== nickel ==
## myCPU
module myCPU (
    input  wire         cpu_rst,
    input  wire         cpu_clk,
    output wire [13:0]  inst_addr,
    input  wire [31:0]  inst,
    output wire [31:0]  Bus_addr,
    input  wire [31:0]  Bus_rdata,
    output wire         Bus_wen,
    output wire [31:0]  Bus_wdata
);
make LEC_CHECK=0 CAP_MARGIN=20 CELL_PAD_IN_SITES_DETAIL_PLACEMENT=0 CELL_PAD_IN_SITES_GLOBAL_PLACEMENT=0 CORE_ASPECT_RATIO=0.91 CORE_MARGIN=2 CORE_UTILIZATION=70 CTS_CLUSTER_DIAMETER=239 CTS_CLUSTER_SIZE=14 GPL_ROUTABILITY_DRIVEN=1 PLACE_DENSITY_LB_ADDON=0.01 SETUP_SLACK_MARGIN=-0.26 SLEW_MARGIN=20 finish   # period 6.17 ns
run.sh (not shown) runs the stock make flow with config.mk's settings and CLKGATE_MAP_FILE=.
The log for nickel ends in 5_1_grt with error GRT-0232, so the run never completed.
Setup changes, nickel to indigo
- ABC_AREA: unset -> 1
- TNS_END_PERCENT: unset -> 20
- CTS_CLUSTER_SIZE: 14 -> 100
- CELL_PAD_IN_SITES_DETAIL_PLACEMENT: 0 -> unset
- CORE_UTILIZATION: 70 -> 68
- SETUP_SLACK_MARGIN: -0.26 -> 1.13
- CTS_CLUSTER_DIAMETER: 239 -> unset
- PLACE_DENSITY_LB_ADDON: 0.01 -> unset
- GPL_ROUTABILITY_DRIVEN: 1 -> unset
- CORE_ASPECT_RATIO: 0.91 -> unset
- CELL_PAD_IN_SITES_GLOBAL_PLACEMENT: 0 -> unset
- the clock period (ns, I/O delays scaled along): 6.17 -> 4.96
==> results <==
- | indigo | all stages done | FAIL | setup timing |
- Comparing nickel and indigo, fraction of the mapped netlist area in simple logic gates is higher on indigo.
- Taking nickel as 1.0, indigo lands at 1.5 on placed instance count.
- Count of instantiated cells in the yosys netlist went up by more than half going from nickel to indigo.
- Going from nickel to indigo, die boundary width fell by 1.4%; count of buffers added by post-CTS timing repair for setup rose by 12; instance count of the mapped netlist rose by 71%; final RePlAce weighted congestion rose by 0.086; number of resized instances in the post-cts repair step fell by 21%.
- Floorplan die height ends up higher on indigo.
- Going from nickel to indigo, overall chip area picked up an extra about 7%; chip area from the yosys synthesis statistics picked up an extra about 3.7%.
The following lists how fjord was set up differently from indigo:
- a deleted SETUP_SLACK_MARGIN that had been 1.13
- an added CORE_ASPECT_RATIO of 0.93
- a deleted TNS_END_PERCENT that had been 20
- an added PLACE_DENSITY_LB_ADDON of 0.2
- a deleted CTS_CLUSTER_SIZE that had been 100
- an added CELL_PAD_IN_SITES_GLOBAL_PLACEMENT of 3
- a change of CAP_MARGIN from 20 to 35
- a deleted ABC_AREA that had been 1
- an added CTS_CLUSTER_DIAMETER of 375
- a change of CORE_UTILIZATION from 68 to 51
- a change of the clock period (ns, I/O delays scaled along) from 4.96 to 11.0
### Flow results
fjord: PASS, flow complete, no timing, DRC or antenna violations. fjord reports a lower final non-filler cell area than indigo does. Count of clock-buffer cells in the layout, fjord and indigo: lower on indigo. Die width is lower on indigo. Comparing fjord and indigo, switching part of the total power is lower on fjord. Flip-flop count across fjord and indigo: no real change. The number of DRC markers after the initial detailed-route iteration in fjord is 0.32 times that in indigo.
## Diff of input files: pepper against fjord
- CORE_ASPECT_RATIO: 0.93 -> 0.71
- CAP_MARGIN: 35 -> 20
- CTS_CLUSTER_SIZE: unset -> 97
- CORE_UTILIZATION: 51 -> 40
- GPL_ROUTABILITY_DRIVEN: unset -> 0
- PLACE_DENSITY_LB_ADDON: 0.2 -> unset
- CTS_CLUSTER_DIAMETER: 375 -> 283
- MIN_ROUTING_LAYER: unset -> met2
- CELL_PAD_IN_SITES_GLOBAL_PLACEMENT: 3 -> unset
- ABC_AREA: unset -> 1
- the clock period (ns, I/O delays scaled along): 11.0 -> 8.5
Results
No final results exist for pepper, since it was stopped by error GRT-0116 during 5_1_grt.
Sort pepper and fjord by share of synthesized cell area in and-or and or-and compound cells, ascending, and fjord comes first.
The number of cells in Yosys stat in pepper was higher than what fjord gave.
Post-synthesis cell count ended up 71% higher on pepper than on fjord.
Total half-perimeter wirelength after legalization and detailed placement in pepper is about 22% above fjord.
Comparing pepper and fjord, the lower summed standard-cell area reported by yosys is on fjord.
The lower floorplan-stage core utilization of pepper and fjord is in pepper.
Input changes introduced in juniper (baseline for comparison: pepper):
- MIN_ROUTING_LAYER no longer set, was met2
- ABC_AREA no longer set, was 1
- CTS_CLUSTER_DIAMETER no longer set, was 283
- CTS_CLUSTER_SIZE no longer set, was 97
- CORE_ASPECT_RATIO no longer set, was 0.71
- GPL_ROUTABILITY_DRIVEN no longer set, was 0
- the clock period (ns, I/O delays scaled along) now 8.52, was 8.5
### Flow results
Share of the yosys chip area belonging to registers: juniper vs pepper up 2.0 points
Relative to pepper, portion of netlist area occupied by mux cells has gone up in juniper.
juniper closes out successfully: all stages finished, all timing, DRC and antenna checks passed.
In the reports for pepper and juniper, the smaller synthesized area belongs to juniper.
The run showing the smaller count of instantiated cells in the yosys netlist is juniper.
Compared with pepper, in juniper number of core rows grew by 23; synthesized-area fraction occupied by adder cells held steady; post-synthesis share of cell area spent on xor and xnor gates grew by 0.60 points.
juniper: summed standard-cell area reported by yosys is about 3.6% lower than what pepper reported.
Comparing pepper against juniper, there is no change at all in share of flip-flops with an asynchronous set or reset.
Looking at cell count after placement, juniper sits below pepper.
Die size is lower on juniper

========
JK:
myCPU again, from the RTL that the note above started with.
==> flow/design.v (excerpt) <==
module myCPU (
    input  wire         cpu_rst,
    input  wire         cpu_clk,
    output wire [13:0]  inst_addr,
    input  wire [31:0]  inst,
    output wire [31:0]  Bus_addr,
    input  wire [31:0]  Bus_rdata,
    output wire         Bus_wen,
    output wire [31:0]  Bus_wdata
);
make LEC_CHECK=0 ABC_AREA=1 CAP_MARGIN=20 CELL_PAD_IN_SITES_DETAIL_PLACEMENT=0 CELL_PAD_IN_SITES_GLOBAL_PLACEMENT=3 CORE_ASPECT_RATIO=0.92 CORE_MARGIN=7 CORE_UTILIZATION=70 CTS_CLUSTER_DIAMETER=73 CTS_CLUSTER_SIZE=72 GPL_ROUTABILITY_DRIVEN=1 PLACE_DENSITY_LB_ADDON=0.11 SETUP_SLACK_MARGIN=1.08 SLEW_MARGIN=20 finish   # period 3.83 ns
3_1_place_gp_skip_io: JK exited with error
For MS, these inputs were changed with respect to JK:
Settings: CORE_MARGIN now 2, was 7; CELL_PAD_IN_SITES_GLOBAL_PLACEMENT no longer set, was 3; CORE_UTILIZATION now 60, was 70; PLACE_DENSITY_LB_ADDON no longer set, was 0.11; CORE_ASPECT_RATIO no longer set, was 0.92; CTS_CLUSTER_SIZE now 98, was 72; CELL_PAD_IN_SITES_DETAIL_PLACEMENT no longer set, was 0; GPL_ROUTABILITY_DRIVEN no longer set, was 1; CTS_CLUSTER_DIAMETER no longer set, was 73; SETUP_SLACK_MARGIN no longer set, was 1.08; ABC_AREA no longer set, was 1; the clock period (ns, I/O delays scaled along) now 4.88, was 3.83.
### Flow results
- MS completed end to end; final checks failed (negative setup slack).
- Diff MS and JK: number of distinct library cell variants in the gate-level netlist after synthesis higher in MS
- Comparing MS and JK, the higher synthesized cell count is on JK.
- NOTE: floorplan row count in MS exceeds that of JK
- Summary of MS over JK: horizontal die dimension now smaller, synthesized area divided by synthesized cell count now larger, xor/xnor share of the synthesized area climbed 0.60 points.
- Comparing MS and JK, the higher total cell area reported by yosys after synthesis is on JK.
For AL, these inputs were changed with respect to MS:
Settings: changing CORE_UTILIZATION from 60 to 70; changing CTS_CLUSTER_SIZE from 98 to 41; changing the clock period (ns, I/O delays scaled along) from 4.88 to 6.28.
Results
As the logs show, AL stopped at 5_1_grt after a tool error, so it never reached the end of the flow. Per the comparison of AL with MS, post-CTS setup-driven buffer insertion count went up; fraction of synthesized area in multiplexers did not really move; core box area went down; cell resize tally after clock tree synthesis went up. Per the comparison of AL with MS, number of placement rows now smaller, horizontal extent of the die saw a decrease, CTS buffer count decreased by 6 relative to the old numbers. MS has a lower detailed placer's ending HPWL than AL.
Edits applied to the flow inputs when going from AL to TR:
Settings: swapping 70 for 40 in CORE_UTILIZATION; clearing CTS_CLUSTER_SIZE, which used to be 41; swapping 6.28 for 8.31 in the clock period (ns, I/O delays scaled along).
TR finished every stage and its layout cleared the timing, DRC and antenna checks. Die area | TR > AL. Setup fix buffers added after clock tree synthesis: TR vs AL down 40. Compared with AL, in TR area of the placeable core increased 75%; area reported by Yosys stat essentially unchanged. [TR] die span in y rose 32% relative to AL. Status: number of unique standard cell types used by synthesis parity (TR, AL).

========
myCPU again, from the RTL that the note above started with.
Settings: LEC_CHECK=0, CAP_MARGIN=10, CORE_MARGIN=2, CORE_UTILIZATION=70, CTS_CLUSTER_SIZE=37, HOLD_SLACK_MARGIN=0.29, SLEW_MARGIN=20; clock period 5.78 ns.
The first run did not get past 5_1_grt.
==> next run, changes <==
- CAP_MARGIN: 10 -> 20
- CORE_UTILIZATION: 70 -> 72
- CTS_CLUSTER_SIZE: 37 -> not set
- GPL_ROUTABILITY_DRIVEN: not set -> 1
- HOLD_SLACK_MARGIN: 0.29 -> not set
- MIN_ROUTING_LAYER: not set -> met2
- PLACE_DENSITY: not set -> 0.58
- SETUP_SLACK_MARGIN: not set -> 1.17
- SLEW_MARGIN: 20 -> 40
- TNS_END_PERCENT: not set -> 45
- clock period: 5.78 -> 5.12 ns (I/O delays scaled with it)
The new run never finished: it broke off in 5_1_grt (GRT-0116). Synthesized area is unchanged. Synthesized cell count is unchanged. Die area is lower by a few percent.

========
myCPU again, from the RTL that the note above started with.
clock: 7.47 ns
lec_check: 0
abc_area: 0
cap_margin: 15
cell_pad_in_sites_detail_placement: 2
cell_pad_in_sites_global_placement: 3
core_aspect_ratio: 1.91
core_margin: 7
core_utilization: 45
cts_cluster_diameter: 159
gpl_routability_driven: 1
max_routing_layer: met5
min_routing_layer: met2
place_density_lb_addon: 0.11
setup_slack_margin: 1.75
slew_margin: 15
tns_end_percent: 75
The starting point did not get past global routing (5_1_grt), error GRT-0116.
==> next run, changes <==
==> flow/config.mk (replaced) <==
export PLATFORM = sky130hd
export DESIGN_NAME = myCPU
export DESIGN_NICKNAME = myCPU
export VERILOG_FILES = /design/flow/design.v
export SDC_FILE = /design/flow/constraint.sdc
export NUM_CORES = 4
export LEC_CHECK = 0
export CAP_MARGIN = 20
export CORE_MARGIN = 2
export CORE_UTILIZATION = 64
export SETUP_SLACK_MARGIN = 1.76
export SLEW_MARGIN = 20
==> flow/constraint.sdc (replaced) <==
create_clock -name core_clock -period 6.06 [get_ports {cpu_clk}]
set_input_delay 1.2120 -clock core_clock [delete_from_list [all_inputs] [get_ports {cpu_clk}]]
set_output_delay 1.2120 -clock core_clock [all_outputs]
set_load 0.01 [all_outputs]
This time the run reached the layout checks and failed them: setup timing.
Area after synthesis stays the same.
Synthesized cell count stays the same.
Die area goes down by 33%.
==> next run, changes <==
--- a/flow/config.mk
+++ b/flow/config.mk
@@ -7,6 +7,10 @@
 export LEC_CHECK = 0
+export ABC_AREA = 0
 export CAP_MARGIN = 20
 export CORE_MARGIN = 2
-export CORE_UTILIZATION = 64
-export SETUP_SLACK_MARGIN = 1.76
-export SLEW_MARGIN = 20
+export CORE_UTILIZATION = 72
+export CTS_CLUSTER_DIAMETER = 364
+export CTS_CLUSTER_SIZE = 14
+export PLACE_DENSITY_LB_ADDON = 0.01
+export SETUP_SLACK_MARGIN = 1.41
+export SLEW_MARGIN = 40
==> flow/constraint.sdc (replaced) <==
create_clock -name core_clock -period 4.78 [get_ports {cpu_clk}]
set_input_delay 0.9560 -clock core_clock [delete_from_list [all_inputs] [get_ports {cpu_clk}]]
set_output_delay 0.9560 -clock core_clock [all_outputs]
set_load 0.01 [all_outputs]
=> With this change the flow did not get past global routing (5_1_grt), error GRT-0116. Die size came out lower by roughly a tenth. Synthesized area is unchanged. Synthesized cell count is unchanged.
==> next run, changes <==
==> flow/config.mk (replaced) <==
export PLATFORM = sky130hd
export DESIGN_NAME = myCPU
export DESIGN_NICKNAME = myCPU
export VERILOG_FILES = /design/flow/design.v
export SDC_FILE = /design/flow/constraint.sdc
export NUM_CORES = 4
export LEC_CHECK = 0
export CAP_MARGIN = 5
export CORE_MARGIN = 2
export CORE_UTILIZATION = 70
export CTS_CLUSTER_SIZE = 57
export HOLD_SLACK_MARGIN = 0.29
export SETUP_SLACK_MARGIN = -0.35
export SLEW_MARGIN = 20
==> flow/constraint.sdc (replaced) <==
create_clock -name core_clock -period 5.77 [get_ports {cpu_clk}]
set_input_delay 1.1540 -clock core_clock [delete_from_list [all_inputs] [get_ports {cpu_clk}]]
set_output_delay 1.1540 -clock core_clock [all_outputs]
set_load 0.01 [all_outputs]
Outcome:
- The changed run never finished: it broke off in global routing (5_1_grt), error GRT-0116
- die area rose by a few percent
- area after synthesis stays the same
- synthesized cell count stays the same
==> next run, changes <==
--- a/flow/config.mk
+++ b/flow/config.mk
@@ -7,8 +7,13 @@
 export LEC_CHECK = 0
-export CAP_MARGIN = 5
+export CAP_MARGIN = 20
+export CELL_PAD_IN_SITES_DETAIL_PLACEMENT = 0
+export CELL_PAD_IN_SITES_GLOBAL_PLACEMENT = 0
+export CORE_ASPECT_RATIO = 0.5
 export CORE_MARGIN = 2
 export CORE_UTILIZATION = 70
+export CTS_CLUSTER_DIAMETER = 350
 export CTS_CLUSTER_SIZE = 57
-export HOLD_SLACK_MARGIN = 0.29
-export SETUP_SLACK_MARGIN = -0.35
+export GPL_ROUTABILITY_DRIVEN = 1
+export PLACE_DENSITY_LB_ADDON = 0.0
+export SETUP_SLACK_MARGIN = 1.08
 export SLEW_MARGIN = 20
==> flow/constraint.sdc (replaced) <==
create_clock -name core_clock -period 6.85 [get_ports {cpu_clk}]
set_input_delay 1.3700 -clock core_clock [delete_from_list [all_inputs] [get_ports {cpu_clk}]]
set_output_delay 1.3700 -clock core_clock [all_outputs]
set_load 0.01 [all_outputs]
After rerunning: The new run never finished: it broke off in detailed placement (3_5_place_dp) with DPL-0033. Synthesized cell count stays the same. Die area stays flat. Area after synthesis does not change.
==> next run, changes <==
--- a/flow/config.mk
+++ b/flow/config.mk
@@ -10,9 +10,8 @@
 export CELL_PAD_IN_SITES_GLOBAL_PLACEMENT = 0
-export CORE_ASPECT_RATIO = 0.5
+export CORE_ASPECT_RATIO = 0.91
 export CORE_MARGIN = 2
-export CORE_UTILIZATION = 70
-export CTS_CLUSTER_DIAMETER = 350
-export CTS_CLUSTER_SIZE = 57
+export CORE_UTILIZATION = 60
+export CTS_CLUSTER_DIAMETER = 73
 export GPL_ROUTABILITY_DRIVEN = 1
-export PLACE_DENSITY_LB_ADDON = 0.0
+export PLACE_DENSITY_LB_ADDON = 0.04
 export SETUP_SLACK_MARGIN = 1.08
Outcome:
- The new run completed, yet does not pass: setup timing
- synthesized cell count stays the same
- die size went up by 16%
- synthesized area stays the same

========
== main ==
myCPU again, from the RTL that the note above started with.
clock: 6.85 ns
lec_check: 0
cap_margin: 20
cell_pad_in_sites_detail_placement: 0
cell_pad_in_sites_global_placement: 0
core_aspect_ratio: 1.57
core_margin: 2
core_utilization: 70
cts_cluster_diameter: 350
cts_cluster_size: 57
gpl_routability_driven: 1
place_density_lb_addon: 0.0
setup_slack_margin: 1.08
slew_margin: 20
main: aborted in global routing (tool error)
diff inputs: main => the feature branch
- CORE_UTILIZATION: 70 -> 72
- CTS_CLUSTER_DIAMETER: 350 -> 73
- CORE_ASPECT_RATIO: 1.57 -> 0.91
- PLACE_DENSITY_LB_ADDON: 0.0 -> 0.01
- CTS_CLUSTER_SIZE: 57 -> 52
[summary]
The flow ended early for the feature branch: it failed with a tool error in global routing. For the initial core utilization, the feature branch came in 2.2 points higher than main did. In the feature branch, cell row count is lower than in main. On post-CTS setup buffer count: the feature branch sits below main. Overall chip area: main and the feature branch compared, higher one is main. Relative to main, maximum level of the CTS H-tree increased by 1 in the feature branch. Reported for main and the feature branch, synthesized cell count turned out identical to the last digit. The feature branch vs main, total half-perimeter wirelength after legalization and detailed placement went down by 1.2%. On TritonCTS buffer count, the lower figure sits with main, not the feature branch. Re fraction of the mapped netlist area in simple logic gates: no difference whatsoever between main and the feature branch.
Power figures rest on the tool's default switching activity, not on a simulated workload.
